==> inputs of run a <==
## AHB2CAN_top
module AHB2CAN_top
(
	input logic HCLK, HRESETn, HWRITE, HSEL,
	input logic [31:0] HADDR, HWDATA,
	input logic [1:0] HTRANS,
	input logic [2:0] HBURST, HSIZE,
	output logic [31:0] HRDATA,
	output logic HRESP, HREADYOUT,
	input logic rx_data,
	output logic tx_data
);
reg [31:0] sensor_data;
reg [15:0] address, command_data;
reg slave_wait, renable, wenable;
reg [2:0] data_size, burst_size;
reg sensor_fifo_full, sensor_fifo_empty, sensor_read, sensor_write, command_fifo_full, command_fifo_empty, command_read, command_write;
reg [31:0] command_rdata, sensor_rdata, command_wdata, sensor_wdata;
reg read_fifo, write_fifo;
reg [31:0] CAN_rx_data, CAN_tx_data;
AHB_Slave AHBS (.HCLK(HCLK), 
		.HRESETn(HRESETn), 
		.HWRITE(HWRITE),
		.HSEL(HSEL),
		.HADDR(HADDR),
		.HWDATA(HWDATA),
		.HTRANS(HTRANS),
		.HBURST(HBURST),
		.HSIZE(HSIZE),
		.HRDATA(HRDATA),
		.HRESP(HRESP),
		.HREADYOUT(HREADYOUT),
		.sensor_data(sensor_data),
		.address(address),
		.command_data(command_data),
		.slave_wait(slave_wait),
		.renable(renable),
		.wenable(wenable),
		.data_size(data_size),
		.burst_size(burst_size)
);
Control_Unit CU(.clk(HCLK),
		.n_rst(HRESETn),
		.command_data(command_data),
		.address(address),
		.renable(renable),
		.wenable(wenable),
		.data_size(data_size),
		.burst_size(burst_size),
		.sensor_data(sensor_data),
		.slave_wait(slave_wait),
		.sensor_fifo_full(sensor_fifo_full),
		.sensor_fifo_empty(sensor_fifo_empty),
		.command_fifo_full(command_fifo_full),
  ...
clock: 9.89 ns
lec_check: 0
cap_margin: 20
cell_pad_in_sites_detail_placement: 1
cell_pad_in_sites_global_placement: 1
core_margin: 2
core_utilization: 50
cts_cluster_size: 29
max_routing_layer: met4
place_density_lb_addon: 0.14
slew_margin: 20
run.sh (not shown) runs the stock make flow with config.mk's settings and CLKGATE_MAP_FILE=.
==> run b: changes against run a <==
Settings changed: CELL_PAD_IN_SITES_DETAIL_PLACEMENT 1 to default, CELL_PAD_IN_SITES_GLOBAL_PLACEMENT 1 to default, CORE_UTILIZATION 50 to 61, CTS_CLUSTER_SIZE 29 to default, MAX_ROUTING_LAYER met4 to default, PLACE_DENSITY_LB_ADDON 0.14 to default.
==> flow/constraint.sdc (replaced) <==
create_clock -name core_clock -period 4.95 [get_ports {HCLK}]
set_input_delay 0.9900 -clock core_clock [delete_from_list [all_inputs] [get_ports {HCLK}]]
set_output_delay 0.9900 -clock core_clock [all_outputs]
set_load 0.01 [all_outputs]
==> run c: changes against run a <==
Settings changed: CELL_PAD_IN_SITES_DETAIL_PLACEMENT 1 to default, CELL_PAD_IN_SITES_GLOBAL_PLACEMENT 1 to default, CORE_UTILIZATION 50 to 40, CTS_CLUSTER_SIZE 29 to default, MAX_ROUTING_LAYER met4 to default, PLACE_DENSITY_LB_ADDON 0.14 to default.
==> flow/constraint.sdc (replaced) <==
create_clock -name core_clock -period 10.0 [get_ports {HCLK}]
set_input_delay 2.0000 -clock core_clock [delete_from_list [all_inputs] [get_ports {HCLK}]]
set_output_delay 2.0000 -clock core_clock [all_outputs]
set_load 0.01 [all_outputs]
==> qor summary <==
Horizontal extent of the die: run a 253 um; run c 283 um; run b 230 um
Min-Delay Endpoint: run a CANbus.RX_SR.RX_SR.parallel_out[9]$_DFF_PN1_; run c CANbus.RX_SR.RX_SR.parallel_out[13]$_DFF_PN1_; run b -
Slew HR: run a 27.4%; run c 24.6%; run b 23.8%
Net switching power of the design: run a 0.00145 W; run c 0.00145 W; run b 0.00280 W
Register Area: run a 16000 sq um; run c 16000 sq um; run b 16000 sq um
Worst min-delay path category: run a reg -> reg; run c reg -> reg; run b in -> async
Max rail drop VDD: run a 0.135 mV; run c 0.124 mV; run b 0.302 mV
Switching power share of the total: run a 23.1%; run c 23.3%; run b 22.0%
Per-cell routed wire length: run a 25.7 um; run c 22.6 um; run b 24.6 um
Clock Latency Late Sink: run a 660 ps; run c 670 ps; run b 650 ps
Area added between synthesis and finish: run a 12.7%; run c 13.7%; run b 13.3%
Startpoint of the lowest-slack hold path: run a CANbus.RX_SR.RX_SR.parallel_out[8]$_DFF_PN1_; run c CANbus.RX_SR.RX_SR.parallel_out[12]$_DFF_PN1_; run b -
Hold Path Cell Cnt: run a 0; run c 0; run b -
Required time at the endpoint of the critical path: run a 7910 ps; run c 8000 ps; run b 3960 ps
Outcome: run a timing/DRC/antenna clean; run c timing/DRC/antenna clean; run b timing/DRC/antenna clean
Initial antenna violation count: run a 1; run c 3; run b 2
Number of nets in the layout: run a 2869; run c 2870; run b 2888
Non-clock buffer count: run a 127; run c 127; run b 149
Flop share of the area: run a 45.5%; run c 45.1%; run b 45.3%
Internal portion of total power: run a 0.00483 W; run c 0.00477 W; run b 0.00992 W
Sequential power share: run a 48.5%; run c 48.5%; run b 47.9%
Clock group total power: run a 0.00311 W; run c 0.00308 W; run b 0.00638 W
Combinational power: run a 0.000126 W; run c 0.000123 W; run b -
Power and IR drop assume default switching activity.
